==> inputs of run A <==
Design cache, start of the top module:
module cache(
    input  wire         clk,
    input  wire         resetn,
    input  wire         valid,
    input  wire         op,
    input  wire [ 2: 0] index,
    input  wire [24: 0] tag,
    input  wire [ 3: 0] offset,
    input  wire [ 3: 0] wstrb,
    input  wire [31: 0] wdata,
    output wire         addr_ok,
    output wire         data_ok,
    output wire [31: 0] rdata,
    output wire         rd_req,
    output wire [ 2: 0] rd_type,
    output wire [31: 0] rd_addr,
    input  wire         rd_rdy,
    input  wire         ret_valid,
    input  wire         ret_last,
    input  wire [31: 0] ret_data,
    output wire         wr_req,
    output wire [ 2: 0] wr_type,
    output wire [31: 0] wr_addr,
    output wire [ 3: 0] wr_wstrb,
    output wire [127:0] wr_data,
    input  wire         wr_rdy
);
==> flow/config.mk <==
export PLATFORM = sky130hd
export DESIGN_NAME = cache
export DESIGN_NICKNAME = cache
export VERILOG_FILES = /design/flow/design.v
export SDC_FILE = /design/flow/constraint.sdc
export NUM_CORES = 4
export LEC_CHECK = 0
export CAP_MARGIN = 20
export CELL_PAD_IN_SITES_DETAIL_PLACEMENT = 2
export CORE_MARGIN = 2
export CORE_UTILIZATION = 40
export GPL_TIMING_DRIVEN = 1
export MIN_ROUTING_LAYER = met1
export SLEW_MARGIN = 20
==> flow/constraint.sdc <==
create_clock -name core_clock -period 8.0 [get_ports {clk}]
set_input_delay 1.6000 -clock core_clock [delete_from_list [all_inputs] [get_ports {clk}]]
set_output_delay 1.6000 -clock core_clock [all_outputs]
set_load 0.01 [all_outputs]
run.sh (not shown) runs the stock make flow with config.mk's settings and CLKGATE_MAP_FILE=.
==> inputs of run Y, as changes to run A <==
- CELL_PAD_IN_SITES_DETAIL_PLACEMENT: 2 -> not set
- CORE_UTILIZATION: 40 -> 70
- CTS_CLUSTER_DIAMETER: not set -> 317
- CTS_CLUSTER_SIZE: not set -> 25
- GPL_TIMING_DRIVEN: 1 -> not set
- MIN_ROUTING_LAYER: met1 -> not set
- SETUP_SLACK_MARGIN: not set -> 1.15
- TNS_END_PERCENT: not set -> 5
==> flow/constraint.sdc (replaced) <==
create_clock -name core_clock -period 4.29 [get_ports {clk}]
set_input_delay 0.8580 -clock core_clock [delete_from_list [all_inputs] [get_ports {clk}]]
set_output_delay 0.8580 -clock core_clock [all_outputs]
set_load 0.01 [all_outputs]
==> impl_metrics.prom <==
# HELP chip_impl_metric Metrics from one implementation run
# TYPE chip_impl_metric gauge
chip_impl_info{name="layout.failed_checks",value="negative setup slack"} 1
chip_impl_metric{name="flop_area",unit="sq um"} 77100
chip_impl_metric{name="crit_arrival",unit="ns"} 4.36
chip_impl_metric{name="power_sequential",unit="W"} 0.0280
chip_impl_info{name="worst_path_dominant_cell_family",value="buffers and inverters"} 1
chip_impl_metric{name="setup-violations-final",unit=""} 2166
chip_impl_metric{name="max-slew-margin-rel",unit=""} 0.149
chip_impl_metric{name="first_iter_violations",unit=""} 9966
chip_impl_metric{name="path_depth",unit=""} 18
chip_impl_metric{name="path_clk_slew",unit="ns"} 0.10
chip_impl_metric{name="length_in_cells_of_the_worst_reg_to_reg_path",unit=""} 19
chip_impl_metric{name="post-route-worst-setup-slack",unit="ns"} -0.924
chip_impl_metric{name="antenna_found_initial",unit=""} 13
chip_impl_info{name="outcome",value="failed layout checks"} 1
-- figures above: run Y

==> impl_metrics.prom <==
# HELP chip_impl_metric Metrics from one implementation run
# TYPE chip_impl_metric gauge
chip_impl_metric{name="antenna_found_initial",unit=""} 53
chip_impl_info{name="critical_path.reg2reg.endpoint",value="bank3_ram_way1.mem[5][2]$_DFFE_PP_"} 1
chip_impl_info{name="outcome",value="finished clean"} 1
chip_impl_metric{name="length_in_cells_of_the_worst_reg_to_reg_path",unit=""} 14
chip_impl_metric{name="setup-violations-final",unit=""} 0
chip_impl_metric{name="floorplan.io_pins",unit=""} 346
chip_impl_metric{name="crit_arrival",unit="ns"} 6.22
chip_impl_metric{name="flop_area",unit="sq um"} 77100
chip_impl_info{name="worst_path_dominant_cell_family",value="simple AND/OR/NAND/NOR gates"} 1
chip_impl_metric{name="path_depth",unit=""} 13
chip_impl_metric{name="max-slew-margin-rel",unit=""} 0.0573
chip_impl_metric{name="post-route-worst-setup-slack",unit="ns"} 0.184
chip_impl_metric{name="first_iter_violations",unit=""} 10700
chip_impl_metric{name="power_sequential",unit="W"} 0.0151
-- figures above: run A



==> run a <==
cache again, from the RTL that the note above started with.
make LEC_CHECK=0 CAP_MARGIN=5 CORE_MARGIN=2 CORE_UTILIZATION=72 HOLD_SLACK_MARGIN=0.24 PLACE_DENSITY=0.65 SETUP_SLACK_MARGIN=-0.55 SLEW_MARGIN=20 finish   # period 5.54 ns
==> run b: changes against run a <==
--- a/flow/config.mk
+++ b/flow/config.mk
@@ -7,8 +7,8 @@
 export LEC_CHECK = 0
-export CAP_MARGIN = 5
+export CAP_MARGIN = 20
 export CORE_MARGIN = 2
 export CORE_UTILIZATION = 72
-export HOLD_SLACK_MARGIN = 0.24
-export PLACE_DENSITY = 0.65
-export SETUP_SLACK_MARGIN = -0.55
+export CTS_CLUSTER_SIZE = 32
+export PLACE_DENSITY = 0.64
+export SETUP_SLACK_MARGIN = 1.65
 export SLEW_MARGIN = 20
==> run c: changes against run a <==
==> flow/config.mk (replaced) <==
export PLATFORM = sky130hd
export DESIGN_NAME = cache
export DESIGN_NICKNAME = cache
export VERILOG_FILES = /design/flow/design.v
export SDC_FILE = /design/flow/constraint.sdc
export NUM_CORES = 4
export LEC_CHECK = 0
export ABC_AREA = 0
export CAP_MARGIN = 5
export CELL_PAD_IN_SITES_DETAIL_PLACEMENT = 0
export CELL_PAD_IN_SITES_GLOBAL_PLACEMENT = 0
export CORE_MARGIN = 9
export CORE_UTILIZATION = 62
export CTS_CLUSTER_SIZE = 74
export GPL_TIMING_DRIVEN = 0
export HOLD_SLACK_MARGIN = 0.17
export MAX_ROUTING_LAYER = met5
export MIN_ROUTING_LAYER = met1
export PLACE_DENSITY_LB_ADDON = 0.06
export SETUP_SLACK_MARGIN = 0.03
export SLEW_MARGIN = 25
export TNS_END_PERCENT = 55
==> flow/constraint.sdc (replaced) <==
create_clock -name core_clock -period 4.86 [get_ports {clk}]
set_input_delay 0.9720 -clock core_clock [delete_from_list [all_inputs] [get_ports {clk}]]
set_output_delay 0.9720 -clock core_clock [all_outputs]
set_load 0.01 [all_outputs]
==> comparison table <==
quantity                                                     run c            run a                     run b
Clock buffer count in the final layout                         364              306                         -
Flip-flop and latch count                                     2626             2626                         -
Count of unresolved DRC violations after routing                 0                0                         -
Placeable Area                                         0.174 sq mm      0.150 sq mm               0.150 sq mm
Min setup slack post-route                                 -934 ps          -504 ps                         -
Vias per inst                                                 7.06             7.44                         -
Number of placed cells counting well taps                     8778             8459                      8424
Dpl ws                                                    -2650 ps          -362 ps                   -129 ps
Average wire length per cell after detail routing          39.5 um          38.7 um                         -
Power share of the combinational group                       0.118            0.107                         -
R2r setup slk                                              -930 ps            60 ps                         -
Run status                                         failed layout checks  failed layout checks    stopped before the end
Stage where the flow stopped                                     -                -  global routing (5_1_grt)
Layout check failures                                 setup timing     setup timing                         -
Buffer and inverter count on the worst path                      7                5                         -
Path type of the worst min-delay path                   reg -> reg       reg -> reg                         -
Post-detailed-routing wire length                        372000 um        346000 um                         -
Maximum ir drop on the vdd rail                         0.000404 V       0.000383 V                         -
TritonCTS clock tree                                         built            built                         -


==> v34: inputs <==
cache again, from the RTL that the note above started with.
Settings: LEC_CHECK=0, CAP_MARGIN=15, CORE_MARGIN=2, CORE_UTILIZATION=70, CTS_CLUSTER_DIAMETER=63, CTS_CLUSTER_SIZE=21, SETUP_SLACK_MARGIN=1.11, SLEW_MARGIN=20, TNS_END_PERCENT=80; clock period 4.23 ns.
==> v1: changes against v34 <==
- CAP_MARGIN: 15 -> 25
- CELL_PAD_IN_SITES_DETAIL_PLACEMENT: default -> 1
- CORE_MARGIN: 2 -> 3
- CORE_UTILIZATION: 70 -> 40
- CTS_CLUSTER_DIAMETER: 63 -> 191
- CTS_CLUSTER_SIZE: 21 -> default
- GPL_TIMING_DRIVEN: default -> 0
- MIN_ROUTING_LAYER: default -> met1
- PLACE_DENSITY_LB_ADDON: default -> 0.29
- SETUP_SLACK_MARGIN: 1.11 -> default
- TNS_END_PERCENT: 80 -> 55
==> flow/constraint.sdc (replaced) <==
create_clock -name core_clock -period 7.7 [get_ports {clk}]
set_input_delay 1.5400 -clock core_clock [delete_from_list [all_inputs] [get_ports {clk}]]
set_output_delay 1.5400 -clock core_clock [all_outputs]
set_load 0.01 [all_outputs]
==> v3: changes against v34 <==
- CAP_MARGIN: 15 -> 20
- CORE_UTILIZATION: 70 -> 72
- CTS_CLUSTER_DIAMETER: 63 -> 26
- SETUP_SLACK_MARGIN: 1.11 -> 1.13
- TNS_END_PERCENT: 80 -> default
==> qor summary <==
	v3	v34	v1
Status	stopped before the end	failed layout checks	timing/DRC/antenna clean
Stage where the flow stopped	clock tree synthesis (4_1_cts)	-	-
Reasons for failing layout checks	-	negative setup slack	-
Core area	150000 sq um	154000 sq um	269000 sq um
Non-clk buf share	-	0.115	0.0630
Pin count of the biggest net entering global routing	-	76	24
Post-layout utilization of the core	-	0.870	0.486
Flip-flop and latch power	-	0.0284 W	0.0156 W
Placed Cells incl. Taps	8769	8811	10000
RePlAce Congestion	0.970	0.992	1.00
Grt total ovfl	-	0	0
Global-route wire length before repair	-	484000 um	534000 um
CTS tree	-	built	built
CTS Buffer Depth	-	3	4
Diode count	-	10	20
Number of combinational gates with multiple inputs	-	2819	2819
Non-filler instance count after layout	-	9309	10600
CTS Hold Buffers Added	-	0	0
CP Launch Type	-	flip-flop	flip-flop
Transition time at the pin with the least slew margin	-	1.31 ns	1.30 ns
Pint	-	0.0391 W	0.0245 W
Number of buffers and inverters on the critical path	-	8	9
Post-DR vias/cell	-	7.46	6.17
Met3 Wirelength	-	57600 um	41700 um
Worst hold path type	-	reg2reg	reg2reg
Power figures rest on the tool's default switching activity, not on a simulated workload.
